==> design/flow/design.v <==
module  CONV(
	input		clk,
	input		reset,
	output	reg	busy,	
	input		ready,	
	output	reg [11:0]	iaddr,
	input	signed [19:0] idata,	
	output	 reg cwr,
	output	 reg [11:0]	caddr_wr,
	output	 reg [19:0]	cdata_wr,
	output	 reg	crd,
	output	 reg [11:0]	caddr_rd,
	input	 [19:0]	cdata_rd,
	output reg 	[2:0] 	csel
	);
	reg [11:0] image_addr;
	reg [11:0] L1_image_addr;
	reg [9:0] L1_write_addr;
	wire [11:0] L1_image_addr1;
	wire [11:0] L1_image_addr2;
	wire [11:0] L1_image_addr3;
	wire [11:0] image_addr1;
	wire [11:0] image_addr2;
	wire [11:0] image_addr3;
	wire [11:0] image_addr4;
	wire [11:0] image_addr5;
	wire [11:0] image_addr6;
	wire [11:0] image_addr7;
	wire [11:0] image_addr8;
	reg [2:0] state , next_state;
	reg [3:0] kernel_count;
	reg signed	[19:0] ker;
	reg signed [19:0] cdata_max;
	reg signed [39:0] gray_data;
	reg signed [39:0] L0_conv_data;
	wire signed [39:0] L0_round_data;
	wire signed [19:0] L0_relu_data;
	wire zero_padding;
	parameter  INIT = 3'b000 ;
	parameter  L0_READ = 3'b001 ;
	parameter  RELU = 3'b010 ;
	parameter  L0_WRITE = 3'b011 ;
	parameter  L1_INIT = 3'b100 ;
	parameter  L1_READ = 3'b101 ;
	parameter  L1_WRITE = 3'b110 ;
	parameter  FINISH = 3'b111 ;
always @(posedge clk or posedge reset) begin
	if (reset) begin
		state <= INIT;
	end
	else begin
		state <= next_state;
	end
end
always@(*)begin
    case (state)
        INIT:begin
			if(ready) next_state =  L0_READ;
            else next_state = INIT;
		end 
        L0_READ :begin
			if(kernel_count == 4'd10) next_state = RELU;
			else next_state = L0_READ;
		end 
		RELU :begin
			next_state = L0_WRITE;
		end 
		L0_WRITE: begin
			if(image_addr == 12'd4095) next_state = L1_INIT;
			else next_state = L0_READ;
		end
		L1_INIT: begin
			 next_state = L1_READ;
		end
		L1_READ: begin
			 if(kernel_count ==  4'd6) next_state = L1_WRITE;
			 else next_state = L1_READ;
		end
		L1_WRITE: begin
			 if(L1_write_addr == 10'd1023) next_state = FINISH;
			 else next_state = L1_READ;
		end
		FINISH: begin
			 next_state = FINISH;
		end
        default: begin
			next_state = FINISH;
		end
    endcase
end
always @(*) begin
    case (state)
        INIT: begin
                busy = 0;
				cwr =  0;
				csel = 3'b000;
				crd = 0;
        end 
        L0_READ: begin
                busy = 1;
				cwr =  0;
				csel = 3'b000;
				crd = 0; 
        end
		RELU: begin
				busy = 1;
				cwr =  0;
				csel = 3'b000;
				crd = 0;
		end
		L0_WRITE: begin
				busy = 1;
				cwr =  1;
				csel = 3'b001;
				crd = 0;
		end
		L1_INIT:begin
				busy = 1;
				cwr =  0;
				csel = 3'b000;
				crd = 0;
		end
		L1_READ:begin
				busy = 1;
				cwr =  0;
				csel = 3'b001;
				crd =  1;
		end
		L1_WRITE:begin
				busy = 1;
				cwr =  1;
				csel = 3'b011;
				crd =  0;
		end
        FINISH: begin
                busy = 0;
				cwr =  0;
				csel = 3'b000;
				crd = 0;
        end
        default: begin
                busy = 0;
				cwr =  0;
				csel = 3'b000;
				crd = 0;
		end
    endcase
end
always @(posedge clk) begin
	if(state == INIT) begin
		image_addr <= 12'b0;
	end
	else if(state == L0_WRITE ) begin
		image_addr <= image_addr + 1;
	end
end
assign image_addr1 = image_addr-12'b000001000001;
assign image_addr2 = image_addr1+12'b000000000001;
assign image_addr3 = image_addr2+12'b000000000001;
assign image_addr4 = image_addr-12'b000000000001;
assign image_addr5 = image_addr+12'b000000000001;
assign image_addr6 = image_addr+12'b000000111111;
assign image_addr7 = image_addr6+12'b000000000001;
assign image_addr8 = image_addr7+12'b000000000001;
always @(posedge clk ) begin
	case (kernel_count)
		4'd0: 	iaddr <= image_addr;
		4'd1: 	iaddr <= image_addr1;
		4'd2: 	iaddr <= image_addr2;
		4'd3:	iaddr <= image_addr3;
		4'd4:	iaddr <= image_addr4;
		4'd5:	iaddr <= image_addr5;
		4'd6:	iaddr <= image_addr6;
		4'd7:	iaddr <= image_addr7;
		4'd8:	iaddr <= image_addr8;
		default: begin
		end
	endcase
end
assign zero_padding = 	 ((image_addr[11:6] == 6'b000000) && (kernel_count==4'd2||kernel_count==4'd3||kernel_count==4'd4))
						||((image_addr[11:6] == 6'b111111) && (kernel_count==4'd7||kernel_count==4'd8||kernel_count==4'd9))
						||((image_addr[5:0] == 6'b000000) && (kernel_count==4'd2||kernel_count==4'd5||kernel_count==4'd7))
						||((image_addr[5:0]	== 6'b111111) && (kernel_count==4'd4||kernel_count==4'd6||kernel_count==4'd9));
always@(*) begin
	if(reset) begin
		ker = 20'HF8F71;
	end
	else begin
		case (kernel_count)
			4'd1:	ker = 20'HF8F71;
			4'd2:	ker = 20'H0A89E;
			4'd3:	ker = 20'H092D5;
			4'd4:	ker = 20'H06D43;
			4'd5:	ker = 20'H01004;
			4'd6:	ker = 20'HF6E54;
			4'd7:	ker = 20'HFA6D7;
			4'd8:	ker = 20'HFC834;
			4'd9:	ker = 20'HFAC19;
			default:ker = 20'H00000;
		endcase
	end
end
always @(posedge clk) begin
	if(state == INIT) begin
		gray_data <= 20'sb0;
	end
	else if(state == L0_READ ) begin
		case (kernel_count)
			4'd1: 	gray_data  <= (zero_padding)?20'sb0:idata*ker;
			4'd2: 	gray_data  <= (zero_padding)?20'sb0:idata*ker;
			4'd3:	gray_data  <= (zero_padding)?20'sb0:idata*ker;
			4'd4:	gray_data  <= (zero_padding)?20'sb0:idata*ker;
			4'd5:	gray_data  <= (zero_padding)?20'sb0:idata*ker;
			4'd6:	gray_data  <= (zero_padding)?20'sb0:idata*ker;
			4'd7:	gray_data  <= (zero_padding)?20'sb0:idata*ker;
			4'd8:	gray_data  <= (zero_padding)?20'sb0:idata*ker; 
			4'd9: 	gray_data  <= (zero_padding)?20'sb0:idata*ker;
			default: begin
				gray_data  <= 20'sb0;
			end
		endcase
	end
end
always @(posedge clk) begin
	if(state == INIT || state == RELU || state == L1_WRITE) begin
		kernel_count <= 4'b0;
	end
	else if(state == L0_READ ) begin
		kernel_count <= kernel_count + 1;
	end
	else if (state == L1_READ)begin
		kernel_count <= kernel_count + 1;
	end
end
always@(posedge clk or posedge reset) 
begin
	if(reset) begin
		L0_conv_data <= 0;
    end else if (state == L0_WRITE) begin 
        L0_conv_data <= 0;       
    end else begin 
        L0_conv_data <= L0_conv_data + gray_data;
    end
end
assign L0_round_data = (state == RELU && L0_conv_data[15] ) ? 
						(L0_conv_data+40'h0013110000):(L0_conv_data+40'h0013100000);
assign L0_relu_data =  (L0_round_data>0) ? L0_round_data[35:16] :20'b0; 
always @(posedge clk or posedge reset) begin
	if(reset)begin
		cdata_wr <= 0;
	end
	else begin
		case (state)
			INIT:		cdata_wr <= 0;
			L0_READ:	cdata_wr <= 0;
			RELU:		cdata_wr <= L0_relu_data;
			L0_WRITE:	cdata_wr <= cdata_wr;
			L1_INIT:	cdata_wr <= 0;
			L1_READ:	cdata_wr <= (kernel_count == 4'd6)?cdata_max:0;
			L1_WRITE:	cdata_wr <= 0;
			FINISH: 	cdata_wr <= 0;
			default: 	cdata_wr <= 0;
		endcase
	end
end
always @(posedge clk or posedge reset) begin
	if(reset)begin
		caddr_wr <= 0;
	end
	else begin
		case (state)
			INIT:		caddr_wr <= image_addr;
			L0_READ:	caddr_wr <= image_addr;
			RELU:		caddr_wr <= image_addr;
			L0_WRITE:	caddr_wr <= image_addr;
			L1_INIT:	caddr_wr <= L1_write_addr;
			L1_READ:	caddr_wr <= L1_write_addr;
			L1_WRITE:	caddr_wr <= L1_write_addr;
			FINISH: 	caddr_wr <= 0;
			default: 	begin
			end
		endcase
	end
end
always @(posedge clk or posedge reset) begin
	if (reset) begin
		L1_image_addr <=12'b0; 
	end
	else if(state == L1_WRITE) begin
		if(L1_image_addr[5:0] == 6'b111110)
			L1_image_addr <= L1_image_addr +12'b000001000010;
		else 
			L1_image_addr <= L1_image_addr +12'b000000000010;	
	end
end
assign L1_image_addr1 = L1_image_addr + 12'd1;
assign L1_image_addr2 = L1_image_addr + 12'd64;
assign L1_image_addr3 = L1_image_addr + 12'd65;
always @(posedge clk or posedge reset) begin
	if (reset) begin
		L1_write_addr <= 10'b0;
	end
	else if (state == L1_WRITE)begin
		L1_write_addr <= L1_write_addr +1;
	end
end
always@(posedge clk or posedge reset) begin
	if(reset) begin
		caddr_rd <= 12'b0;
	end
	else if (state == L1_READ)begin
		case (kernel_count)
			4'd1:	caddr_rd  <= L1_image_addr;
			4'd2:	caddr_rd  <= L1_image_addr1;
			4'd3:	caddr_rd  <= L1_image_addr2;
			4'd4:	caddr_rd  <= L1_image_addr3;
			default: caddr_rd <=  12'b0;
		endcase
	end
end
always@(posedge clk or posedge reset)begin
	if(reset) begin
		cdata_max <= 20'b0;
	end
	else if(state == L1_READ)begin
		case (kernel_count)
			4'd0:  	cdata_max  <= 20'b0;
			4'd1:  	cdata_max  <= 20'b0;
			4'd2:	cdata_max  <= (cdata_max >= cdata_rd)?cdata_max:cdata_rd;
			4'd3:	cdata_max  <= (cdata_max >= cdata_rd)?cdata_max:cdata_rd;
			4'd4:	cdata_max  <= (cdata_max >= cdata_rd)?cdata_max:cdata_rd;
			4'd5:	cdata_max  <= (cdata_max >= cdata_rd)?cdata_max:cdata_rd;
			default: begin
			end
		endcase
	end
end
endmodule
==> design/flow/run.sh <==
#!/bin/bash
# the make line also repeats each setting of config.mk as NAME=value (left out here)
make -C /OpenROAD-flow-scripts/flow DESIGN_CONFIG=/design/flow/config.mk WORK_HOME=/design/flow/orfs CLKGATE_MAP_FILE= finish
==> design/flow/config.mk <==
export PLATFORM = sky130hd
export DESIGN_NAME = CONV
export DESIGN_NICKNAME = CONV
export VERILOG_FILES = /design/flow/design.v
export SDC_FILE = /design/flow/constraint.sdc
export NUM_CORES = 4
export LEC_CHECK = 0
export ABC_AREA = 1
export CAP_MARGIN = 30
export CELL_PAD_IN_SITES_DETAIL_PLACEMENT = 1
export CORE_ASPECT_RATIO = 0.74
export CORE_MARGIN = 2
export CORE_UTILIZATION = 35
export CTS_CLUSTER_DIAMETER = 38
export CTS_CLUSTER_SIZE = 43
export PLACE_DENSITY_LB_ADDON = 0.06
export SLEW_MARGIN = 20
export TNS_END_PERCENT = 25
==> design/flow/constraint.sdc <==
create_clock -name core_clock -period 6.78 [get_ports {clk}]
set_input_delay 1.3560 -clock core_clock [delete_from_list [all_inputs] [get_ports {clk}]]
set_output_delay 1.3560 -clock core_clock [all_outputs]
set_load 0.01 [all_outputs]
==> results of run 1 <==
area by class of cell:
cell class | instances | area share
clock buffer | 51 | 0.0312
timing repair buffer | 534 | 0.128
sequential | 213 | 0.132
tap | 1104 | 0.0362
multi-input combinational | 2667 | 0.578
clock inverter | 33 | 0.0108
inverter | 829 | 0.0846
timing repair:
| item | 4_1_cts | 5_1_grt |
|---|---|---|
| setup buffers | 47 | 33 |
| endpoints found under the setup margin | 32 | 30 |
| gates resized | 250 | 165 |
| cloned | 2 | 1 |
| pin swaps | 96 | 104 |
metrics by stage:
step	area (um^2)	hold WS [ns]	setup slack, ns
after floorplan	29700	0.442	-0.473
after global placement	34400	0.462	-1.67
after detailed placement	34400	0.467	-1.74
after CTS	37200	0.474	-0.436
after global routing	38100	0.479	-0.645
final	38100	0.473	-0.462
per-layer routing:
metal  up-vias  global-route usage
met2       492               0.351
met4         0              0.0329
met5         -                   0
li1      12700                   -
met3        67              0.0345
met1     13500               0.385
==> ci_impl_report.md, run 1 <==
## Implementation flow summary

| Metric | Value |
|---|---|
| Status | complete, but fails checks |
| Layout Check Failures | negative setup slack |
| Crit path setup slack, layout | -0.462 ns |
| Number of global-route vias before repair | 28.1k |
| Area leader share | 0.285 |
| Hold Path Class | flip-flop to flip-flop |
| Synthesis warning total | 1 |
| Most frequent cell after synthesis | inv_1 |
| Critical Path Max Stage Delay | 0.59 ns |
| Grt total ovfl | 0 |
| XOR/XNOR Area Share | 0.0196 |
| Most used cell, CP | fa_1 |
| DRC Markers | 0 |
| Critical Path RT | 7.30 ns |
| Worst slew pin tran | 0.994 ns |
| Crit share post-route | 1.07 |
| Mapped Cells | 3804 |
| Port Buf Inserts | 103 |
| Clock Skew | 0.0141 ns |
| Root Driver | clkbuf_16 |
| Cell family with most CP delay | adder cells |
| Post-Synth Adder-Cell Area | 0.368 |
| Library cells used by synthesis | 63 |
| Final setup violation count | 28 |
| Final min period | 7.24 ns |
| Aoi share | 0.104 |
| Syn_nets | 4453 |
| Drt wl/cell | 18.7 um |
| DR vias/cell | 4.93 |
| Hold_sp | L1_write_addr[8]$_DFFE_PP0P_ |
| Post-synthesis register bit count | 213 |
| Max-cap violation count | 0 |
| Post-Syn Area | 29000 um^2 |
| Ys async rst share | 0.601 |
| FILL cells | 9894 |
| Drt initial violations | 1740 |
| H-Tree Depth | 2 |
| # IOs | 105 |
| Hold Path Sink | L1_write_addr[8]$_DFFE_PP0P_ |
| Core area | 81800 um^2 |
| Drt pass-1 iters | 5 |
| First-pass GRT wire length | 162000 um |
| Ant. Diodes | 0 |
| Reg-to-reg endpoint | gray_data[39]$_SDFFE_PP0P_ |
| Worst R2R Setup Slack | 0.26 ns |
| Floorplan core density | 0.355 |
| Met2 WL | 41800 um |
| Crit. Startpoint | reset |
| Unrepaired setup endpoints after global routing | yes |
| Slowest cell on crit path | fa_1 |
| Post-synth area hogs | fa_1, dfrtp_1, inv_1 |
| DRT Wirelength | 102000 um |
| Routed length on met1 | 53600 um |
| Uppermost layer routed | met4 |
| CP Depth | 30 |
| TNS Setup | -7.78 ns |
| FF+latch area | 5020 um^2 |
| Largest net degree at the start of global routing | 71 |
| Antenna Violating Nets Remaining | 0 |
| Placer Congestion | 0.908 |
| Finished Layout Cells | 5431 |
| Syn Area/Cell | 7.63 um^2 |
| Die Height | 252 um |
| Pins Over Slew Limit | 0 |
| Routed vias | 26.8k |
| Sink Count | 213 |
| DR WL met3 | 5150 um |
| DPL Wire Length | 83800 um |
| Startpoint Class | primary input |
| Die area | 85200 um^2 |
| Final net count | 4939 |
| Synth area leader | fa_1 |
| Top non-seq family | adder cells |
| Seq share, synth | 0.173 |
| Headroom to the max-slew limit | 0.335 |
| Worst setup endpoint | gray_data[36]$_SDFFE_PP0P_ |
| Multi-input logic area | 22000 um^2 |
| Worst hold path cell count | 1 |
| Crit path arrival time | 7.76 ns |
| Number of enable flip-flop cells | 12 |
| Ys flop type | dfrtp_1 |
| And+or+nand+nor area frac | 0.214 |
| CTS tree | yes |
| Crit path max fanout | 6 |
| YS chip area | 29000 um^2 |
| Gr usage total | 0.242 |
| Longest Clk Path Bufs | 3 |
| Tool Warnings | 44 |
| Placed cell count | 5262 |
| Initial antenna violation count | 2 |
| CTS clk-pin slew, worst paths | 0.05 ns |
| Number of hold violations in the final report | 0 |
| Die X | 339 um |
| Total CTS buffers | 45 |
| Synth top cells by count | inv_1, nand2_1, nor2_1 |
| Cell Rows | 90 |
| Crit Path Class | primary input to flip-flop |
| Synth-to-layout area growth | 31.4% |
| Reg2Reg Depth | 28 |
| Cts hold-fix bufs | 0 |
| Late-Pin Clk Latency | 0.59 ns |
| CP Buf/Inv Count | 12 |
| # Cells Yosys | 3804 |
| Core Util, Final | 0.466 |
| Achievable frequency | 138 MHz |
| MUX area fraction | 0 |
| CP endpoint kind | flip-flop |
==> run 2: changes to the inputs <==
CAP_MARGIN = 20   (was 30)
CELL_PAD_IN_SITES_DETAIL_PLACEMENT = not set   (was 1)
CORE_ASPECT_RATIO = not set   (was 0.74)
CORE_UTILIZATION = 72   (was 35)
CTS_CLUSTER_DIAMETER = not set   (was 38)
CTS_CLUSTER_SIZE = 62   (was 43)
HOLD_SLACK_MARGIN = 0.3   (was not set)
PLACE_DENSITY_LB_ADDON = 0.19   (was 0.06)
TNS_END_PERCENT = not set   (was 25)
clock period = 5.28 ns   (was 6.78 ns; I/O delays follow)
==> run 2 against run 1 <==
The run now fails in global routing. Synthesized cell count unchanged. Die size is 51% lower. Area after synthesis unchanged.
==> ci_impl_report.md, run 2 <==
## Implementation flow summary

| Metric | Value |
|---|---|
| Sink Count | 213 (unchanged) |
| Aoi share | 0.104 (unchanged) |
| Post-Synth Adder-Cell Area | 0.368 (unchanged) |
| Syn_nets | 4453 (unchanged) |
| Area leader share | 0.285 (unchanged) |
| Core area | 39700 um^2 (-51%) |
| Library cells used by synthesis | 63 (unchanged) |
| Number of enable flip-flop cells | 12 (unchanged) |
| Worst slack, placed | -2.86 ns (-1.12 ns) |
| Grt total ovfl | 512 |
| H-Tree Depth | 1 (-1) |
| Synth area leader | fa_1 |
| Ys async rst share | 0.601 (unchanged) |
| Total CTS buffers | 24 (-47%) |
| MUX area fraction | 0 (unchanged) |
| Err | [ERROR GRT-0116] Global routing finished with congestion. Check the congestion regions in the DRC Viewer. |
| Longest Clk Path Bufs | 3 (unchanged) |
| Floorplan core density | 0.730 (+0.375) |
| And+or+nand+nor area frac | 0.214 (unchanged) |
| Fail Step | global routing |
| Die Height | 205 um (-19%) |
| Top non-seq family | adder cells |
| Gr usage total | 0.827 |
| Root Driver | clkbuf_16 |
| Post-synthesis register bit count | 213 (unchanged) |
| Mapped Cells | 3804 (unchanged) |
| XOR/XNOR Area Share | 0.0196 (unchanged) |
| Cts hold-fix bufs | 0 (unchanged) |
| DPL Wire Length | 79100 um (-5.5%) |
| # Cells Yosys | 3804 (unchanged) |
| Synth top cells by count | inv_1, nand2_1, nor2_1 |
| Post-Syn Area | 29000 um^2 (unchanged) |
| Placer Congestion | 1.02 (+12%) |
| Die area | 41900 um^2 (-51%) |
| YS chip area | 29000 um^2 (unchanged) |
| Syn Area/Cell | 7.63 um^2 (unchanged) |
| # IOs | 105 (unchanged) |
| Die X | 205 um (-40%) |
| Status | aborted with a tool error |
| Synthesis warning total | 1 (unchanged) |
| Post-synth area hogs | fa_1, dfrtp_1, inv_1 |
| Port Buf Inserts | 103 (unchanged) |
| Ys flop type | dfrtp_1 |
| Most frequent cell after synthesis | inv_1 |
| Cell Rows | 73 (-19%) |
| Seq share, synth | 0.173 (unchanged) |
==> run 2: what timing repair did <==
action	in CTS
endpoints found under the setup margin	35
resized	393
setup buffers	79
gates cloned	4
pin swaps	188
==> run 2: routing by layer <==
metal,GRT usage,GRT overflow
met5,0.449,1
met4,0.794,171
met3,0.706,18
met2,0.970,292
met1,0.830,30
==> run 2: per-stage QoR <==
stage,cell area (um^2),cells,setup TNS [ns]
2_1_floorplan,30100,3804,-44.88
3_3_place_gp,33900,4650,-73.22
3_5_place_dp,33900,4650,-80.49
4_1_cts,36500,4776,-42.04
==> run 3: changes to the inputs <==
ABC_AREA = not set   (was 1)
CAP_MARGIN = 0   (was 20)
CORE_ASPECT_RATIO = 0.54   (was not set)
CTS_CLUSTER_SIZE = 70   (was 62)
HOLD_SLACK_MARGIN = not set   (was 0.3)
MAX_ROUTING_LAYER = met4   (was not set)
PLACE_DENSITY_LB_ADDON = 0.0   (was 0.19)
SETUP_SLACK_MARGIN = 1.66   (was not set)
SLEW_MARGIN = 25   (was 20)
TNS_END_PERCENT = 15   (was not set)
clock period = 8.35 ns   (was 5.28 ns; I/O delays follow)
==> run 3 against run 2 <==
The run again fails in global routing. Die size down 2.5%. Area after synthesis shrank 2.7%. Synthesized cell count decreased by 16%.
==> ci_impl_report.md, run 3 <==
## Implementation flow summary

| Metric | Value |
|---|---|
| Cts hold-fix bufs | 0 (unchanged) |
| Status | aborted with a tool error |
| Aoi share | 0.126 (+0.0224) |
| Floorplan core density | 0.728 (-0.00262) |
| And+or+nand+nor area frac | 0.159 (-0.0550) |
| Die area | 40900 um^2 (-2.5%) |
| Placer Congestion | 1.08 (+5.8%) |
| Die X | 273 um (+34%) |
| Die Height | 150 um (-27%) |
| Post-Syn Area | 28200 um^2 (-2.7%) |
| Longest Clk Path Bufs | 3 (unchanged) |
| Syn Area/Cell | 8.85 um^2 (+16%) |
| XOR/XNOR Area Share | 0.0500 (+0.0303) |
| Sink Count | 213 (unchanged) |
| Ys flop type | dfrtp_1 |
| YS chip area | 28200 um^2 (-2.7%) |
| MUX area fraction | 0.0118 (+0.0118) |
| Mapped Cells | 3191 (-16%) |
| Total CTS buffers | 19 (-21%) |
| # IOs | 105 (unchanged) |
| Most frequent cell after synthesis | inv_1 |
| Synthesis warning total | 1 (unchanged) |
| Root Driver | clkbuf_16 |
| Area leader share | 0.293 (+0.00794) |
| Post-Synth Adder-Cell Area | 0.380 (+0.0117) |
| Post-synthesis register bit count | 213 (unchanged) |
| Placed cell count | 3898 (-16%) |
| # Cells Yosys | 3191 (-16%) |
| Core area | 38800 um^2 (-2.4%) |
| Library cells used by synthesis | 94 (+49%) |
| Cell Rows | 53 (-27%) |
| Ys async rst share | 0.601 (unchanged) |
| Post-synth area hogs | fa_1, dfrtp_1, ha_1 |
| Synth area leader | fa_1 |
| Fail Step | global routing |
| Number of enable flip-flop cells | 12 (unchanged) |
| Seq share, synth | 0.178 (+0.00483) |
| Placed Area | 31700 um^2 (-6.5%) |
| Synth top cells by count | inv_1, fa_1, nand2_1 |
| DPL Wire Length | 72900 um (-7.9%) |
| Syn_nets | 3840 (-14%) |
| Port Buf Inserts | 103 (unchanged) |
| Top non-seq family | adder cells |
| H-Tree Depth | 1 (unchanged) |
-- run 3: metrics by stage --
| stage | util | worst slack (ns) |
|---|---|---|
| floorplan | - | 0.366 |
| detailed placement | 0.816 | -0.650 |
| CTS | 0.854 | 0.394 |
| global placement | 0.816 | -0.366 |
-- run 3: what timing repair did --
action | CTS
endpoints found under the setup margin | 32
gates resized | 124
gates cloned | 7
pin swaps | 76
setup buffers | 42
==> run 4: changes to the inputs <==
ABC_AREA = 1   (was not set)
CAP_MARGIN = 20   (was 0)
CORE_ASPECT_RATIO = not set   (was 0.54)
CTS_CLUSTER_SIZE = not set   (was 70)
MAX_ROUTING_LAYER = not set   (was met4)
PLACE_DENSITY_LB_ADDON = not set   (was 0.0)
SETUP_SLACK_MARGIN = not set   (was 1.66)
SLEW_MARGIN = 20   (was 25)
TNS_END_PERCENT = 5   (was 15)
clock period = 8.08 ns   (was 8.35 ns; I/O delays follow)
==> run 4 against run 3 <==
The run again fails in global routing. Area after synthesis is 2.8% higher. Die size is 2.5% higher. Synthesized cell count is 19% higher.
==> ci_impl_report.md, run 4 <==
## Implementation flow summary

| Metric | Value |
|---|---|
| Post-Syn Area | 29000 um^2 (+2.8%) |
| Core area | 39700 um^2 (+2.4%) |
| # IOs | 105 (unchanged) |
| Ys async rst share | 0.601 (unchanged) |
| Port Buf Inserts | 103 (unchanged) |
| Grt total ovfl | 45 |
| Post-Synth Adder-Cell Area | 0.368 (-0.0117) |
| And+or+nand+nor area frac | 0.214 (+0.0550) |
| Synthesis warning total | 1 (unchanged) |
| Syn_nets | 4453 (+16%) |
| Placed Area | 32700 um^2 (+3.4%) |
| Placed cell count | 4648 (+19%) |
| Top non-seq family | adder cells |
| XOR/XNOR Area Share | 0.0196 (-0.0303) |
| Area leader share | 0.285 (-0.00794) |
| Synth top cells by count | inv_1, nand2_1, nor2_1 |
| Seq share, synth | 0.173 (-0.00483) |
| Number of enable flip-flop cells | 12 (unchanged) |
| DPL Wire Length | 80000 um (+9.7%) |
| Most frequent cell after synthesis | inv_1 |
| Cell Rows | 73 (+38%) |
| Mapped Cells | 3804 (+19%) |
| Status | aborted with a tool error |
| Cts hold-fix bufs | 0 (unchanged) |
| Floorplan core density | 0.730 (+0.00262) |
| # Cells Yosys | 3804 (+19%) |
| Ys flop type | dfrtp_1 |
| Die X | 205 um (-25%) |
| Root Driver | clkbuf_16 |
| MUX area fraction | 0 (-0.0118) |
| Synth area leader | fa_1 |
| Post-synth area hogs | fa_1, dfrtp_1, inv_1 |
| Fail Step | global routing |
| Library cells used by synthesis | 63 (-33%) |
| Syn Area/Cell | 7.63 um^2 (-14%) |
| Post-synthesis register bit count | 213 (unchanged) |
| Die area | 41900 um^2 (+2.5%) |
| Total CTS buffers | 25 (+6) |
| Longest Clk Path Bufs | 3 (unchanged) |
| Die Height | 205 um (+37%) |
| Aoi share | 0.104 (-0.0224) |
| Sink Count | 213 (unchanged) |
| YS chip area | 29000 um^2 (+2.8%) |
| Err | [ERROR GRT-0232] Routing congestion too high. Check the congestion heatmap in the GUI. |
| Placer Congestion | 1.06 (-1.4%) |
| Gr usage total | 0.642 |
| H-Tree Depth | 1 (unchanged) |
## run 4: timing repair
| action | in CTS |
|---|---|
| pin swaps | 3 |
| setup endpoints to repair | 20 |
| gates resized | 51 |
| buffers inserted | 2 |
## run 4: per-stage QoR
step                TNS [ns]  worst slack, ns
floorplan                  0          0.00910
global placement       -9.25           -0.597
detailed placement    -16.64           -0.878
CTS                  -0.0506          -0.0392
## run 4: routing by layer
layer | track usage | overflow
met5 | 0.187 | 1
met4 | 0.587 | 18
met3 | 0.419 | 0
met2 | 0.860 | 26
met1 | 0.664 | 0
==> run 5: changes to the inputs <==
ABC_AREA = not set   (was 1)
CORE_UTILIZATION = 69   (was 72)
CTS_CLUSTER_DIAMETER = 257   (was not set)
MAX_ROUTING_LAYER = met4   (was not set)
PLACE_DENSITY_LB_ADDON = 0.08   (was not set)
SETUP_SLACK_MARGIN = 1.38   (was not set)
TNS_END_PERCENT = not set   (was 5)
clock period = 8.27 ns   (was 8.08 ns; I/O delays follow)
==> run 5 against run 4 <==
The run now finishes clean. Area after synthesis decreased by 2.7%. Synthesized cell count shrank 16%. Die size up 1.5%.
==> ci_impl_report.md, run 5 <==
## Implementation flow summary

| Metric | Value |
|---|---|
| Library cells used by synthesis | 94 (+49%) |
| Critical Path RT | 8.69 ns |
| Largest net degree at the start of global routing | 68 |
| Slowest cell on crit path | fa_1 |
| Worst slew pin tran | 1.08 ns |
| Die X | 206 um (+0.74%) |
| DPL Wire Length | 65100 um (-19%) |
| Total CTS buffers | 23 (-8.0%) |
| Ys async rst share | 0.601 (unchanged) |
| Crit Path Class | primary input to flip-flop |
| Port Buf Inserts | 103 (unchanged) |
| Cell Rows | 74 (+1.4%) |
| Syn_nets | 3840 (-14%) |
| Grt total ovfl | 0 |
| CP Buf/Inv Count | 6 |
| Reg2Reg Depth | 24 |
| Number of hold violations in the final report | 0 |
| Cell family with most CP delay | adder cells |
| # Cells Yosys | 3191 (-16%) |
| Aoi share | 0.126 (+0.0224) |
| Number of global-route vias before repair | 25.9k |
| DRC Markers | 0 |
| Seq share, synth | 0.178 (+0.00483) |
| Crit path setup slack, layout | 0.0777 ns |
| Post-synthesis register bit count | 213 (unchanged) |
| DR vias/cell | 6.49 |
| Placer Congestion | 1.03 (-3.5%) |
| Hold Path Class | flip-flop to flip-flop |
| XOR/XNOR Area Share | 0.0500 (+0.0303) |
| Pins Over Slew Limit | 0 |
| MUX area fraction | 0.0118 (+0.0118) |
| Core area | 40600 um^2 (+2.3%) |
| Crit path arrival time | 8.62 ns |
| CP endpoint kind | flip-flop |
| Gr usage total | 0.428 |
| Post-Synth Adder-Cell Area | 0.380 (+0.0117) |
| Drt initial violations | 3203 |
| CTS clk-pin slew, worst paths | 0.06 ns |
| TNS Setup | 0 ns |
| Hold Path Sink | gray_data[0]$_SDFFE_PP0P_ |
| Routed vias | 26.1k |
| Clock Skew | 0.0283 ns |
| Final net count | 4129 |
| Worst slack, placed | -0.335 ns (+0.542 ns) |
| Die Height | 206 um (+0.74%) |
| Drt wl/cell | 24.1 um |
| Drt pass-1 iters | 6 |
| Sink Count | 213 (unchanged) |
| Hold_sp | gray_data[0]$_SDFFE_PP0P_ |
| Headroom to the max-slew limit | 0.277 |
| Synth top cells by count | inv_1, fa_1, nand2_1 |
| Initial antenna violation count | 0 |
| H-Tree Depth | 1 (unchanged) |
| Crit path max fanout | 5 |
| Synthesis warning total | 1 (unchanged) |
| Syn Area/Cell | 8.85 um^2 (+16%) |
| Most used cell, CP | fa_1 |
| Worst R2R Setup Slack | 0.97 ns |
| Unrepaired setup endpoints after global routing | yes |
| Post-Syn Area | 28200 um^2 (-2.7%) |
| DRT Wirelength | 97200 um |
| Max-cap violation count | 0 |
| Root Driver | clkbuf_16 |
| Synth-to-layout area growth | 21.1% |
| Worst setup endpoint | gray_data[37]$_SDFFE_PP0P_ |
| Cts hold-fix bufs | 0 (unchanged) |
| First-pass GRT wire length | 137000 um |
| CTS tree | yes |
| Achievable frequency | 122 MHz |
| Floorplan core density | 0.694 (-0.0358) |
| Tool Warnings | 44 |
| Core Util, Final | 0.841 |
| Synth area leader | fa_1 |
| Worst hold path cell count | 2 |
| Final setup violation count | 0 |
| Crit. Startpoint | reset |
| Status | complete, no violations |
| Ys flop type | dfrtp_1 |
| # IOs | 105 (unchanged) |
| Number of enable flip-flop cells | 12 (unchanged) |
| Antenna Violating Nets Remaining | 0 |
| Final min period | 8.19 ns |
| Mapped Cells | 3191 (-16%) |
| Reg-to-reg endpoint | gray_data[38]$_SDFFE_PP0P_ |
| CP Depth | 25 |
| Crit share post-route | 0.991 |
| YS chip area | 28200 um^2 (-2.7%) |
| Area leader share | 0.293 (+0.00794) |
| Worst hold slack | 0.465 ns |
| Most frequent cell after synthesis | inv_1 |
| Longest Clk Path Bufs | 3 (unchanged) |
| Die area | 42500 um^2 (+1.5%) |
| And+or+nand+nor area frac | 0.159 (-0.0550) |
| Startpoint Class | primary input |
| Critical Path Max Stage Delay | 0.68 ns |
| Post-synth area hogs | fa_1, dfrtp_1, ha_1 |
| Top non-seq family | adder cells |
| Late-Pin Clk Latency | 0.53 ns |
run 5: routing by layer:
| metal | vias up | share of wire | track usage |
|---|---|---|---|
| li1 | 10800 | - | - |
| met1 | 12600 | 0.35 | 0.538 |
| met2 | 2105 | 0.46 | 0.688 |
| met3 | 659 | 0.11 | 0.0754 |
| met4 | 0 | 0.075 | 0.178 |
| met5 | - | 0 | - |
run 5: final cells by class:
class / instances / area (um^2)
timing repair buffer: 408 / 3890
clock inverter: 7 / 66.3
fill: 2084 / 6460
inverter: 565 / 2140
tap: 532 / 666
sequential: 213 / 5020
antenna: 1 / 2.50
multi-input combinational: 2269 / 21700
clock buffer: 34 / 679
run 5: per-stage QoR:
step / instance area (um^2) / cells
final: 34200 / 4029
after global routing: 34200 / 4028
after CTS: 33500 / 3996
after detailed placement: 31700 / 3903
after global placement: 31700 / 3903
after floorplan: 28900 / 3191
run 5: repair_timing:
item | in CTS | in global routing
endpoints found under the setup margin | 31 | 29
gates cloned | 4 | 1
gates resized | 180 | 117
setup buffers | 48 | 31
pin swaps | 102 | 120
==> run 6: changes to the inputs <==
CTS_CLUSTER_DIAMETER = not set   (was 257)
MAX_ROUTING_LAYER = not set   (was met4)
SETUP_SLACK_MARGIN = -0.48   (was 1.38)
SLEW_MARGIN = 40   (was 20)
clock period = 6.35 ns   (was 8.27 ns; I/O delays follow)
==> run 6 against run 5 <==
The layout now fails its checks (negative setup slack). Routed wire length rose by 7.3%. Non-clock buffer count rose by 32. Register-to-register slack got worse by 2.1 ns. Design area rose by 0.60%. Critical path depth fell by 1. Critical endpoint is now gray_data[38]$_SDFFE_PP0P_. Largest cell class unchanged.
==> ci_impl_report.md, run 6 <==
## Implementation flow summary

| Metric | Value |
|---|---|
| Syn_nets | 3840 (unchanged) |
| Number of global-route vias before repair | 27.6k (+6.6%) |
| Most used cell, CP | fa_1 |
| Top non-seq family | adder cells |
| Synthesis warning total | 1 (unchanged) |
| Slowest cell on crit path | o21ai_1 |
| Grt total ovfl | 0 (unchanged) |
| YS chip area | 28200 um^2 (unchanged) |
| Ys flop type | dfrtp_1 |
| Die area | 42500 um^2 (unchanged) |
| Hold_sp | gray_data[0]$_SDFFE_PP0P_ |
| Late-Pin Clk Latency | 0.55 ns (+0.02 ns) |
| Number of enable flip-flop cells | 12 (unchanged) |
| Worst slew pin tran | 1.09 ns (+0.00508 ns) |
| MUX area fraction | 0.0118 (unchanged) |
| DRT Wirelength | 104000 um (+7.3%) |
| Worst-path cell chain | buf_12, buf_16, buf_4, o21ai_1, fa_1, fa_1, inv_2, buf_4, fa_1, fa_1, fa_1, inv_2, fa_1, fa_1, inv_2, ha_4, a21o_1, a21oi_2, nor2b_1, a31o_2, o31ai_4, o21ai_1, xor2_1, a22o_1 |
| DPL Wire Length | 67300 um (+3.4%) |
| Initial antenna violation count | 4 (+4) |
| Post-synth area hogs | fa_1, dfrtp_1, ha_1 |
| Aoi share | 0.126 (unchanged) |
| Drt wl/cell | 25.7 um (+6.4%) |
| Reg-to-reg endpoint | gray_data[38]$_SDFFE_PP0P_ |
| And+or+nand+nor area frac | 0.159 (unchanged) |
| Drt pass-1 iters | 7 (+1) |
| Sink Count | 213 (unchanged) |
| Layout Check Failures | negative setup slack |
| CTS clk-pin slew, worst paths | 0.07 ns (about the same) |
| Final setup violation count | 31 (+31) |
| Placed Area | 32300 um^2 (+1.7%) |
| Seq share, synth | 0.178 (unchanged) |
| Mapped Cells | 3191 (unchanged) |
| Crit path max fanout | 7 (+2) |
| Cell family with most CP delay | adder cells |
| Crit path setup slack, layout | -1.76 ns (-1.84 ns) |
| Hold Path Sink | gray_data[0]$_SDFFE_PP0P_ |
| Largest net degree at the start of global routing | 80 (+18%) |
| Crit share post-route | 1.28 (+0.287) |
| Die X | 206 um (unchanged) |
| Library cells used by synthesis | 94 (unchanged) |
| Port Buf Inserts | 103 (unchanged) |
| XOR/XNOR Area Share | 0.0500 (unchanged) |
| CTS tree | yes |
| Startpoint Class | primary input |
| Routed vias | 26.9k (+2.9%) |
| Hold Path Class | flip-flop to flip-flop |
| Total CTS buffers | 23 (unchanged) |
| Worst R2R Setup Slack | -1.12 ns (-2.09 ns) |
| Synth top cells by count | inv_1, fa_1, nand2_1 |
| Critical Path Max Stage Delay | 0.85 ns (+0.17 ns) |
| Syn Area/Cell | 8.85 um^2 (unchanged) |
| Pins Over Slew Limit | 0 (unchanged) |
| Ys async rst share | 0.601 (unchanged) |
| Area leader share | 0.293 (unchanged) |
| Worst setup endpoint | gray_data[38]$_SDFFE_PP0P_ |
| Max-cap violation count | 0 (unchanged) |
| Placed cell count | 3982 (+2.0%) |
| CP Buf/Inv Count | 7 (+1) |
| CP endpoint kind | flip-flop |
| Number of hold violations in the final report | 0 (unchanged) |
| Gr usage total | 0.459 (+0.0310) |
| CP Depth | 24 (-4.0%) |
| Final net count | 4162 (+0.80%) |
| DR vias/cell | 6.62 (+2.0%) |
| Critical Path RT | 6.78 ns (-1.91 ns) |
| Cts hold-fix bufs | 0 (unchanged) |
| Reg2Reg Depth | 22 (-8.3%) |
| Final min period | 8.11 ns |
| Tool Warnings | 44 (unchanged) |
| Crit path arrival time | 8.55 ns (-0.07 ns) |
| Crit Path Class | primary input to flip-flop |
| Synth-to-layout area growth | 21.8% |
| Post-synthesis register bit count | 213 (unchanged) |
| Most frequent cell after synthesis | inv_1 |
| Placer Congestion | 1.01 (-1.1%) |
| Status | complete, but fails checks |
| Post-Synth Adder-Cell Area | 0.380 (unchanged) |
| H-Tree Depth | 1 (unchanged) |
| Drt initial violations | 3169 (-1.1%) |
| # Cells Yosys | 3191 (unchanged) |
| Cell Rows | 74 (unchanged) |
| Floorplan core density | 0.694 (unchanged) |
| Post-Syn Area | 28200 um^2 (unchanged) |
| Clock Skew | 0.0282 ns (-0.000130 ns) |
| Unrepaired setup endpoints after global routing | yes |
| Finished Layout Cells | 4064 (+0.87%) |
| Synth area leader | fa_1 |
| Core Util, Final | 0.846 (+0.00505) |
| Die Height | 206 um (unchanged) |
| Achievable frequency | 123 MHz |
| FILL cells | 2047 (-1.8%) |
| Root Driver | clkbuf_16 |
| Antenna Violating Nets Remaining | 0 (unchanged) |
| DRC Markers | 0 (unchanged) |
| Worst hold path cell count | 2 (unchanged) |
| Longest Clk Path Bufs | 3 (unchanged) |
| First-pass GRT wire length | 149000 um (+8.7%) |
| Crit. Startpoint | reset |
| Core area | 40600 um^2 (unchanged) |
| Post-route cell area | 34400 um^2 (+0.60%) |
| # IOs | 105 (unchanged) |
| Headroom to the max-slew limit | 0.270 (-0.00726) |
-- run 6: routing by layer --
layer	vias up	GRT usage	part of all wire
met5	-	0	0.00052
met4	4	0.300	0.099
met3	923	0.125	0.12
met2	2268	0.735	0.44
met1	12900	0.545	0.33
li1	10800	-	-
-- run 6: stage by stage --
| step | hold WS (ns) | setup WS, ns | TNS, ns |
|---|---|---|---|
| after floorplan | 0.436 | -1.23 | -23.50 |
| after global placement | 0.448 | -1.72 | -42.77 |
| after detailed placement | 0.459 | -1.86 | -46.71 |
| after CTS | 0.467 | -0.977 | -19.95 |
| after global routing | 0.495 | -1.91 | -37.43 |
| final | 0.466 | -1.76 | -32.77 |
-- run 6: area by class of cell --
type,count,area (um^2),area share
clock inverters,10,115,0.00335
well taps,532,666,0.0194
inverters,565,2140,0.0622
diodes,3,7.51,0.000218
flip-flops and latches,213,5020,0.146
clock buffers,31,636,0.0185
repair buffers,440,4020,0.117
multi-input cells,2270,21800,0.634
-- run 6: what timing repair did --
action | in CTS | in global routing
gates resized | 216 | 104
setup endpoints to repair | 26 | 29
buffers inserted | 43 | 23
cloned | 2 | 1
pin swaps | 142 | 99
==> run 7: changes to the inputs <==
ABC_AREA = 0   (was not set)
CAP_MARGIN = 30   (was 20)
CELL_PAD_IN_SITES_DETAIL_PLACEMENT = 2   (was not set)
CORE_UTILIZATION = 40   (was 69)
CTS_CLUSTER_DIAMETER = 202   (was not set)
GPL_ROUTABILITY_DRIVEN = 0   (was not set)
PLACE_DENSITY_LB_ADDON = 0.19   (was 0.08)
SETUP_SLACK_MARGIN = 1.78   (was -0.48)
SLEW_MARGIN = 20   (was 40)
clock period = 5.93 ns   (was 6.35 ns; I/O delays follow)
==> run 7 against run 6 <==
The flow now stops in global routing. Synthesized cell count unchanged. Area after synthesis unchanged. Die size up 71%.
==> ci_impl_report.md, run 7 <==
## Implementation flow summary

| Metric | Value |
|---|---|
| Core area | 69900 um^2 (+72%) |
| Most frequent cell after synthesis | inv_1 |
| Synth top cells by count | inv_1, fa_1, nand2_1 |
| Post-Synth Adder-Cell Area | 0.380 (unchanged) |
| Total CTS buffers | 24 (+4.3%) |
| Sink Count | 213 (unchanged) |
| Die Height | 270 um (+31%) |
| Area leader share | 0.293 (unchanged) |
| Top non-seq family | adder cells |
| Floorplan core density | 0.404 (-0.291) |
| Aoi share | 0.126 (unchanged) |
| Gr usage total | 0.702 |
| Cts hold-fix bufs | 0 (unchanged) |
| Seq share, synth | 0.178 (unchanged) |
| Post-synth area hogs | fa_1, dfrtp_1, ha_1 |
| Library cells used by synthesis | 94 (unchanged) |
| Die X | 270 um (+31%) |
| And+or+nand+nor area frac | 0.159 (unchanged) |
| Fail Step | global routing |
| Synthesis warning total | 1 (unchanged) |
| Post-Syn Area | 28200 um^2 (unchanged) |
| Number of enable flip-flop cells | 12 (unchanged) |
| XOR/XNOR Area Share | 0.0500 (unchanged) |
| # IOs | 105 (unchanged) |
| Synth area leader | fa_1 |
| # Cells Yosys | 3191 (unchanged) |
| Worst slack, placed | -2.62 ns (-0.761 ns) |
| Grt total ovfl | 22 |
| Syn_nets | 3840 (unchanged) |
| Root Driver | clkbuf_16 |
| Ys async rst share | 0.601 (unchanged) |
| DPL Wire Length | 100000 um (+49%) |
| Err | [ERROR GRT-0232] Routing congestion too high. Check the congestion heatmap in the GUI. |
| Mapped Cells | 3191 (unchanged) |
| Post-synthesis register bit count | 213 (unchanged) |
| Die area | 72700 um^2 (+71%) |
| Syn Area/Cell | 8.85 um^2 (unchanged) |
| Ys flop type | dfrtp_1 |
| YS chip area | 28200 um^2 (unchanged) |
| Status | aborted with a tool error |
| Port Buf Inserts | 103 (unchanged) |
| Placed cell count | 4379 (+10%) |
| Longest Clk Path Bufs | 3 (unchanged) |
| H-Tree Depth | 1 (unchanged) |
| Cell Rows | 97 (+31%) |
| MUX area fraction | 0.0118 (unchanged) |
-- run 7: what timing repair did --
action,in CTS
resized,294
gates cloned,3
pin swaps,193
endpoints found under the setup margin,61
setup buffers,61
-- run 7: routing by layer --
layer | overflow | GRT usage
met1 | 0 | 0.678
met2 | 9 | 0.892
met3 | 0 | 0.533
met4 | 13 | 0.728
met5 | 0 | 0.249
-- run 7: per-stage QoR --
| step | TNS [ns] | cell area (um^2) |
|---|---|---|
| 2_1_floorplan | -33.84 | 29000 |
| 3_3_place_gp | -52.43 | 32900 |
| 3_5_place_dp | -70.35 | 33000 |
| 4_1_cts | -47.34 | 35500 |
==> run 8: changes to the inputs <==
ABC_AREA = 1   (was 0)
CAP_MARGIN = 0   (was 30)
CELL_PAD_IN_SITES_DETAIL_PLACEMENT = not set   (was 2)
CORE_ASPECT_RATIO = 0.73   (was not set)
CORE_MARGIN = 5   (was 2)
CORE_UTILIZATION = 28   (was 40)
CTS_CLUSTER_DIAMETER = 91   (was 202)
GPL_ROUTABILITY_DRIVEN = not set   (was 0)
PLACE_DENSITY_LB_ADDON = 0.27   (was 0.19)
SETUP_SLACK_MARGIN = not set   (was 1.78)
clock period = 11.9 ns   (was 5.93 ns; I/O delays follow)
==> run 8 against run 7 <==
Now clean on timing, DRC and antenna. Synthesized cell count rose by 19%. Die size rose by 52%. Area after synthesis rose by 2.8%.
==> ci_impl_report.md, run 8 <==
## Implementation flow summary

| Metric | Value |
|---|---|
| Unrepaired setup endpoints after global routing | no |
| Resized Gates After CTS | 0 (-100%) |
| Clock Skew | 0.0116 ns |
| Headroom to the max-slew limit | 0.342 |
| Synth-to-layout area growth | 11.7% |
| Multi-input logic area | 20500 um^2 |
| Number of enable flip-flop cells | 12 (unchanged) |
| Most used cell, CP | fa_1 |
| Hold Path Sink | L1_write_addr[8]$_DFFE_PP0P_ |
| CTS tree | yes |
| Worst setup endpoint | gray_data[33]$_SDFFE_PP0P_ |
| Worst hold path cell count | 1 |
| Antenna Violating Nets Remaining | 0 |
| Floorplan core density | 0.283 (-0.120) |
| Max-cap violation count | 0 |
| Critical Path Max Stage Delay | 0.80 ns |
| And+or+nand+nor area frac | 0.214 (+0.0550) |
| Startpoint Class | primary input |
| Port Buf Inserts | 103 (unchanged) |
| Ys flop type | dfrtp_1 |
| Post-CTS setup buffers | 0 (-100%) |
| Die X | 387 um (+43%) |
| Drt wl/cell | 16.6 um |
| MUX area fraction | 0 (-0.0118) |
| Cts hold-fix bufs | 0 (unchanged) |
| FF+latch area | 5020 um^2 |
| Library cells used by synthesis | 63 (-33%) |
| CP Buf/Inv Count | 8 |
| Cell family with most CP delay | adder cells |
| Most frequent cell after synthesis | inv_1 |
| Syn_nets | 4453 (+16%) |
| Ys async rst share | 0.601 (unchanged) |
| Ant. Diodes | 0 |
| Seq share, synth | 0.173 (-0.00483) |
| Placed cell count | 5217 (+19%) |
| Total CTS buffers | 24 (unchanged) |
| Mapped Cells | 3804 (+19%) |
| DRC Markers | 0 |
| Core area | 102000 um^2 (+46%) |
| DPL Wire Length | 72100 um (-28%) |
| DRT Wirelength | 87400 um |
| Drt pass-1 iters | 8 |
| CP endpoint kind | flip-flop |
| Crit path max fanout | 13 |
| Aoi share | 0.104 (-0.0224) |
| Area leader share | 0.285 (-0.00794) |
| Drt initial violations | 1874 |
| Final net count | 4515 |
| Grt total ovfl | 0 |
| First-pass GRT wire length | 141000 um |
| FILL cells | 11.1k |
| Crit share post-route | 0.872 |
| Syn Area/Cell | 7.63 um^2 (-14%) |
| Crit. Startpoint | reset |
| Post-synth area hogs | fa_1, dfrtp_1, inv_1 |
| Hold Path Class | flip-flop to flip-flop |
| CTS clk-pin slew, worst paths | 0.06 ns |
| Die area | 110000 um^2 (+52%) |
| Tool Warnings | 41 |
| Crit path arrival time | 10.78 ns |
| Largest net degree at the start of global routing | 72 |
| Hold_sp | L1_write_addr[8]$_DFFE_PP0P_ |
| Worst R2R Setup Slack | 4.07 ns |
| Reg2Reg Depth | 24 |
| Slowest cell on crit path | clkdlybuf4s50_1 |
| Gr usage total | 0.158 |
| Critical Path RT | 12.30 ns |
| Synthesis warning total | 1 (unchanged) |
| YS chip area | 29000 um^2 (+2.8%) |
| Number of hold violations in the final report | 0 |
| # Cells Yosys | 3804 (+19%) |
| Top non-seq family | adder cells |
| H-Tree Depth | 1 (unchanged) |
| Pins Over Slew Limit | 0 |
| XOR/XNOR Area Share | 0.0196 (-0.0303) |
| Sink Count | 213 (unchanged) |
| Routed vias | 24.6k |
| Late-Pin Clk Latency | 0.54 ns |
| DR vias/cell | 4.67 |
| TNS Setup | 0 ns |
| Finished Layout Cells | 5261 |
| Synth area leader | fa_1 |
| Longest Clk Path Bufs | 3 (unchanged) |
| Reg-to-reg endpoint | gray_data[33]$_SDFFE_PP0P_ |
| Cell Rows | 100 (+3.1%) |
| Final setup violation count | 0 |
| Worst slew pin tran | 0.977 ns |
| Status | complete, no violations |
| Die Height | 285 um (+5.7%) |
| Post-Syn Area | 29000 um^2 (+2.8%) |
| Root Driver | clkbuf_16 |
| Number of global-route vias before repair | 24.4k |
| Post-synthesis register bit count | 213 (unchanged) |
| CP Depth | 26 |
| Post-Synth Adder-Cell Area | 0.368 (-0.0117) |
| Final min period | 10.38 ns |
| Placer Congestion | 0.950 |
| Synth top cells by count | inv_1, nand2_1, nor2_1 |
| # IOs | 105 (unchanged) |
| Crit Path Class | primary input to flip-flop |
| Initial antenna violation count | 0 |
| Achievable frequency | 96.3 MHz |
| Worst hold slack | 0.471 ns |
-- run 8: routing by layer --
metal	vias up	track usage	wire [um]
met1	12000	0.241	43200
met2	625	0.239	36800
met3	45	0.0309	6670
met4	2	0.0131	668
met5	-	0.00649	100
li1	11900	-	-
-- run 8: final cells by class --
class                      count  area share
sequential                   213       0.155
timing repair buffer         131      0.0383
inverter                     829      0.0964
clock buffer                  34      0.0216
clock inverter                10     0.00328
tap                         1377      0.0532
multi-input combinational   2667       0.632
-- run 8: per-stage QoR --
step | area (um^2) | setup slack, ns | util
global placement | 31600 | 1.15 | 0.309
global route | 32400 | 1.19 | 0.317
CTS | 32400 | 1.70 | 0.317
finish | 32400 | 1.52 | 0.317
detailed placement | 31600 | 1.16 | 0.309
floorplan | 29000 | 1.48 | -
==> run 9: changes to the inputs <==
ABC_AREA = not set   (was 1)
CAP_MARGIN = 20   (was 0)
CORE_ASPECT_RATIO = 0.54   (was 0.73)
CORE_MARGIN = 2   (was 5)
CORE_UTILIZATION = 66   (was 28)
CTS_CLUSTER_DIAMETER = not set   (was 91)
CTS_CLUSTER_SIZE = 96   (was not set)
MAX_ROUTING_LAYER = met4   (was not set)
PLACE_DENSITY_LB_ADDON = not set   (was 0.27)
SETUP_SLACK_MARGIN = 1.91   (was not set)
SLEW_MARGIN = 25   (was 20)
TNS_END_PERCENT = 15   (was not set)
clock period = 7.46 ns   (was 11.9 ns; I/O delays follow)
==> run 9 against run 8 <==
Now fails the layout checks on negative setup slack. Via count grew 3.7%. Die size is 60% lower. Critical path depth rose by 2. Worst hold slack better by 0.00091 ns. Critical path type unchanged. Non-clock buffer count increased by 313. Core utilization is 49 points higher. Sequential share of layout area fell by 0.76 points. Cell count shrank 22%.
==> ci_impl_report.md, run 9 <==
## Implementation flow summary

| Metric | Value |
|---|---|
| Status | complete, but fails checks |
| Layout Check Failures | negative setup slack |
| # Cells Yosys | 3191 (-16%) |
| Pins Over Slew Limit | 0 (unchanged) |
| Sink Count | 213 (unchanged) |
| Crit path max fanout | 6 (-7) |
| Hold_sp | gray_data[0]$_SDFFE_PP0P_ |
| TNS Setup | -4.46 ns (-4.46 ns) |
| DR vias/cell | 6.21 (+33%) |
| Die X | 285 um (-26%) |
| Cts hold-fix bufs | 0 (unchanged) |
| Number of hold violations in the final report | 0 (unchanged) |
| Final setup violation count | 19 (+19) |
| Most frequent cell after synthesis | inv_1 |
| Core Util, Final | 0.810 (+0.494) |
| Hold Path Sink | gray_data[0]$_SDFFE_PP0P_ |
| Post-Synth Adder-Cell Area | 0.380 (+0.0117) |
| Placer Congestion | 1.02 (+7.3%) |
| FILL cells | 2480 (-78%) |
| Worst R2R Setup Slack | 0.14 ns (-3.93 ns) |
| Drt initial violations | 3058 (+63%) |
| MUX area fraction | 0.0118 (+0.0118) |
| Synth-to-layout area growth | 20.7% |
| Gr usage total | 0.428 (+0.270) |
| Core area | 42000 um^2 (-59%) |
| Multi-input logic area | 21500 um^2 (+5.1%) |
| CP endpoint kind | flip-flop |
| Library cells used by synthesis | 94 (+49%) |
| Post-synthesis register bit count | 213 (unchanged) |
| First-pass GRT wire length | 143000 um (+1.9%) |
| And+or+nand+nor area frac | 0.159 (-0.0550) |
| Grt total ovfl | 0 (unchanged) |
| CTS clk-pin slew, worst paths | 0.07 ns (about the same) |
| XOR/XNOR Area Share | 0.0500 (+0.0303) |
| Final net count | 4162 (-7.8%) |
| Crit path arrival time | 8.29 ns (-2.49 ns) |
| Clock Skew | 0.0179 ns (+0.00628 ns) |
| Aoi share | 0.126 (+0.0224) |
| Ys flop type | dfrtp_1 |
| # IOs | 105 (unchanged) |
| Top non-seq family | adder cells |
| Post-Syn Area | 28200 um^2 (-2.7%) |
| CTS tree | yes |
| Antenna Violating Nets Remaining | 0 (unchanged) |
| Area leader share | 0.293 (+0.00794) |
| H-Tree Depth | 1 (unchanged) |
| Die Height | 156 um (-45%) |
| Longest Clk Path Bufs | 3 (unchanged) |
| Largest net degree at the start of global routing | 80 (+11%) |
| Reg2Reg Depth | 26 (+8.3%) |
| Final min period | 7.88 ns |
| Routed vias | 25.5k (+3.7%) |
| Post-synth area hogs | fa_1, dfrtp_1, ha_1 |
| Cell Rows | 55 (-45%) |
| Syn_nets | 3840 (-14%) |
| DPL Wire Length | 69600 um (-3.5%) |
| Crit Path Class | primary input to flip-flop |
| Worst setup endpoint | gray_data[37]$_SDFFE_PP0P_ |
| Critical Path Max Stage Delay | 0.59 ns (-0.21 ns) |
| Slowest cell on crit path | fa_2 |
| Crit path setup slack, layout | -0.422 ns (-1.94 ns) |
| Drt wl/cell | 22.7 um (+37%) |
| Synthesis warning total | 1 (unchanged) |
| DRC Markers | 0 (unchanged) |
| Worst hold slack | 0.472 ns (+0.000908 ns) |
| Worst hold path cell count | 2 (+1) |
| Critical Path RT | 7.87 ns (-4.43 ns) |
| Mapped Cells | 3191 (-16%) |
| Late-Pin Clk Latency | 0.52 ns (-0.02 ns) |
| Reg-to-reg endpoint | gray_data[37]$_SDFFE_PP0P_ |
| Die area | 44500 um^2 (-60%) |
| CP Buf/Inv Count | 9 (+1) |
| DRT Wirelength | 93000 um (+6.4%) |
| Syn Area/Cell | 8.85 um^2 (+16%) |
| Achievable frequency | 127 MHz |
| Hold Path Class | flip-flop to flip-flop |
| Crit. Startpoint | reset |
| Number of global-route vias before repair | 26.0k (+6.4%) |
| YS chip area | 28200 um^2 (-2.7%) |
| Synth area leader | fa_1 |
| Synth top cells by count | inv_1, fa_1, nand2_1 |
| Ys async rst share | 0.601 (unchanged) |
| Floorplan core density | 0.671 (+0.388) |
| Crit share post-route | 1.06 (+0.184) |
| Total CTS buffers | 19 (-21%) |
| Startpoint Class | primary input |
| CP Depth | 28 (+7.7%) |
| Tool Warnings | 46 (+12%) |
| Max-cap violation count | 0 (unchanged) |
| Seq share, synth | 0.178 (+0.00483) |
| Root Driver | clkbuf_16 |
| Cell family with most CP delay | adder cells |
| Port Buf Inserts | 103 (unchanged) |
| Unrepaired setup endpoints after global routing | yes |
| Headroom to the max-slew limit | 0.313 (-0.0288) |
| Worst slew pin tran | 1.03 ns (+0.0535 ns) |
| Most used cell, CP | fa_1 |
| FF+latch area | 5020 um^2 (unchanged) |
| Number of enable flip-flop cells | 12 (unchanged) |
| Drt pass-1 iters | 9 (+1) |
| Initial antenna violation count | 2 (+2) |
run 9: metrics by stage:
step                area, um^2  worst slack (ns)  cells
floorplan                28900            -0.346   3191
global placement         32100             -1.03   3991
detailed placement       32100             -1.06   3991
CTS                      33700            -0.230   4083
global route             34100            -0.528   4098
finish                   34100            -0.422   4099
run 9: timing repair:
action,CTS,global route
pin swaps,102,48
setup buffers,55,13
cloned,3,0
setup endpoints to repair,35,35
resized,152,60
run 9: final cells by class:
class / instances / area share
repair buffers: 444 / 0.119
clock inverters: 12 / 0.00430
clock buffers: 22 / 0.0143
inverters: 565 / 0.0625
multi-input cells: 2270 / 0.632
well taps: 570 / 0.0209
flip-flops and latches: 213 / 0.147
diodes: 3 / 0.000220
run 9: layer usage:
layer,global-route usage,wire length [um],vias up
met5,-,0,-
met4,0.0780,2490,0
met3,0.138,13300,313
met2,0.610,39400,1775
met1,0.604,37800,12500
li1,-,-,10800
==> run 10: changes to the inputs <==
CAP_MARGIN = 30   (was 20)
CORE_ASPECT_RATIO = not set   (was 0.54)
CORE_MARGIN = 10   (was 2)
CORE_UTILIZATION = 51   (was 66)
CTS_CLUSTER_DIAMETER = 216   (was not set)
CTS_CLUSTER_SIZE = not set   (was 96)
GPL_ROUTABILITY_DRIVEN = 1   (was not set)
GPL_TIMING_DRIVEN = 1   (was not set)
HOLD_SLACK_MARGIN = 0.17   (was not set)
MIN_ROUTING_LAYER = met2   (was not set)
PLACE_DENSITY_LB_ADDON = 0.13   (was not set)
SETUP_SLACK_MARGIN = 2.4   (was 1.91)
SLEW_MARGIN = 0   (was 25)
TNS_END_PERCENT = not set   (was 15)
clock period = 10.0 ns   (was 7.46 ns; I/O delays follow)
==> run 10 against run 9 <==
Now clean on timing, DRC and antenna. Flip-flop count stayed put. Area after synthesis stayed put. Sequential share of layout area is 0.54 points higher. Worst hold slack worse by 0.0071 ns. Clock-buffer cell count is 14 higher. Critical path type unchanged.
==> ci_impl_report.md, run 10 <==
## Implementation flow summary

| Metric | Value |
|---|---|
| Post-Synth Adder-Cell Area | 0.380 (unchanged) |
| Drt wl/cell | 22.0 um (-3.2%) |
| Reg-to-reg endpoint | gray_data[39]$_SDFFE_PP0P_ |
| Crit Path Class | primary input to flip-flop |
| DR vias/cell | 7.78 (+25%) |
| And+or+nand+nor area frac | 0.159 (unchanged) |
| Number of enable flip-flop cells | 12 (unchanged) |
| Max-cap violation count | 0 (unchanged) |
| Syn_nets | 3840 (unchanged) |
| MUX area fraction | 0.0118 (unchanged) |
| Most used cell, CP | fa_1 |
| Die Height | 255 um (+64%) |
| Area leader share | 0.293 (unchanged) |
| # IOs | 105 (unchanged) |
| Worst slew pin tran | 0.986 ns (-0.0449 ns) |
| Cell Rows | 86 (+56%) |
| Cell family with most CP delay | adder cells |
| FF+latch area | 5020 um^2 (unchanged) |
| Ys async rst share | 0.601 (unchanged) |
| Ys flop type | dfrtp_1 |
| Largest net degree at the start of global routing | 73 (-8.8%) |
| Die area | 65200 um^2 (+46%) |
| Floorplan core density | 0.513 (-0.158) |
| Synth area leader | fa_1 |
| Critical Path Max Stage Delay | 0.55 ns (-0.04 ns) |
| Seq share, synth | 0.178 (unchanged) |
| Hold Path Class | flip-flop to flip-flop |
| Crit share post-route | 0.827 (-0.230) |
| DRT Wirelength | 90000 um (-3.3%) |
| Final min period | 8.27 ns |
| Worst R2R Setup Slack | 2.82 ns (+2.68 ns) |
| Mapped Cells | 3191 (unchanged) |
| Most frequent cell after synthesis | inv_1 |
| Antenna Violating Nets Remaining | 0 (unchanged) |
| Synth-to-layout area growth | 16.5% |
| CTS clk-pin slew, worst paths | 0.06 ns (about the same) |
| Syn Area/Cell | 8.85 um^2 (unchanged) |
| Core area | 55000 um^2 (+31%) |
| Synthesis warning total | 1 (unchanged) |
| Drt pass-1 iters | 9 (unchanged) |
| Synth top cells by count | inv_1, fa_1, nand2_1 |
| Hold Path Sink | gray_data[0]$_SDFFE_PP0P_ |
| Grt total ovfl | 0 (unchanged) |
| TNS Setup | 0 ns (+4.46 ns) |
| Unrepaired setup endpoints after global routing | yes |
| CP endpoint kind | flip-flop |
| Reg2Reg Depth | 25 (-3.8%) |
| Gr usage total | 0.434 (+0.00653) |
| First-pass GRT wire length | 139000 um (-2.8%) |
| YS chip area | 28200 um^2 (unchanged) |
| Initial antenna violation count | 0 (-2) |
| Aoi share | 0.126 (unchanged) |
| Top non-seq family | adder cells |
| Headroom to the max-slew limit | 0.337 (+0.0238) |
| CP Buf/Inv Count | 8 (-1) |
| Post-synthesis register bit count | 213 (unchanged) |
| Sink Count | 213 (unchanged) |
| Total CTS buffers | 25 (+6) |
| Root Driver | clkbuf_16 |
| Drt initial violations | 6252 (+100%) |
| Startpoint Class | primary input |
| Tool Warnings | 44 (-4.3%) |
| Final net count | 3971 (-4.6%) |
| Crit path max fanout | 8 (+2) |
| Achievable frequency | 121 MHz |
| Clock Skew | 0.0289 ns (+0.0110 ns) |
| Pins Over Slew Limit | 0 (unchanged) |
| Late-Pin Clk Latency | 0.57 ns (+0.05 ns) |
| Number of hold violations in the final report | 0 (unchanged) |
| Post-synth area hogs | fa_1, dfrtp_1, ha_1 |
| Multi-input logic area | 21400 um^2 (-0.58%) |
| Library cells used by synthesis | 94 (unchanged) |
| DRC Markers | 0 (unchanged) |
| Final setup violation count | 0 (-19) |
| Worst setup endpoint | gray_data[39]$_SDFFE_PP0P_ |
| Placer Congestion | 1.01 (-0.85%) |
| DPL Wire Length | 65100 um (-6.4%) |
| Slowest cell on crit path | fa_1 |
| CTS tree | yes |
| Post-Syn Area | 28200 um^2 (unchanged) |
| # Cells Yosys | 3191 (unchanged) |
| Hold_sp | gray_data[0]$_SDFFE_PP0P_ |
| Status | complete, no violations |
| Crit path arrival time | 8.70 ns (+0.41 ns) |
| XOR/XNOR Area Share | 0.0500 (unchanged) |
| CP Depth | 27 (-3.6%) |
| Longest Clk Path Bufs | 3 (unchanged) |
| Die X | 255 um (-11%) |
| Worst hold path cell count | 2 (unchanged) |
| Number of global-route vias before repair | 36.3k (+40%) |
| H-Tree Depth | 1 (unchanged) |
| Port Buf Inserts | 103 (unchanged) |
| Routed vias | 31.8k (+25%) |
| Critical Path RT | 10.43 ns (+2.56 ns) |
| FILL cells | 4765 (+92%) |
| Crit. Startpoint | reset |
## run 10: metal layers
layer,share of wire,global-route usage,vias up
met2,0.48,0.487,8943
met4,0.11,0.0993,0
li1,-,-,10400
met1,0,-,11400
met3,0.41,0.564,1073
met5,0,-,-
## run 10: metrics by stage
stage | std cells | area (um^2) | hold slack, ns | setup WS (ns) | util
floorplan | 3191 | 28900 | 0.436 | 1.69 | -
global placement | 3952 | 30500 | 0.451 | 0.696 | 0.555
detailed placement | 3954 | 30500 | 0.452 | 0.559 | 0.556
CTS | 4072 | 32400 | 0.461 | 1.82 | 0.590
global route | 4089 | 32900 | 0.509 | 1.64 | 0.598
finish | 4095 | 32900 | 0.465 | 1.73 | 0.598
## run 10: what timing repair did
item                       in CTS  in global routing
hold buffers                    0                  0
setup endpoints to repair      26                 26
hold endpoints to repair        0                  0
gates resized                 142                 74
buffers inserted               64                 16
gates cloned                    8                  1
pin swaps                      45                 84
## run 10: area by class of cell
| class | instances | share of cell area |
|---|---|---|
| Clock inverter | 10 | 0.00198 |
| Clock buffer | 36 | 0.0234 |
| Multi-Input combinational cell | 2271 | 0.651 |
| Timing Repair Buffer | 246 | 0.0767 |
| Sequential cell | 213 | 0.153 |
| Tap cell | 748 | 0.0285 |
| Inverter | 565 | 0.0652 |
| Antenna cell | 6 | 0.000457 |
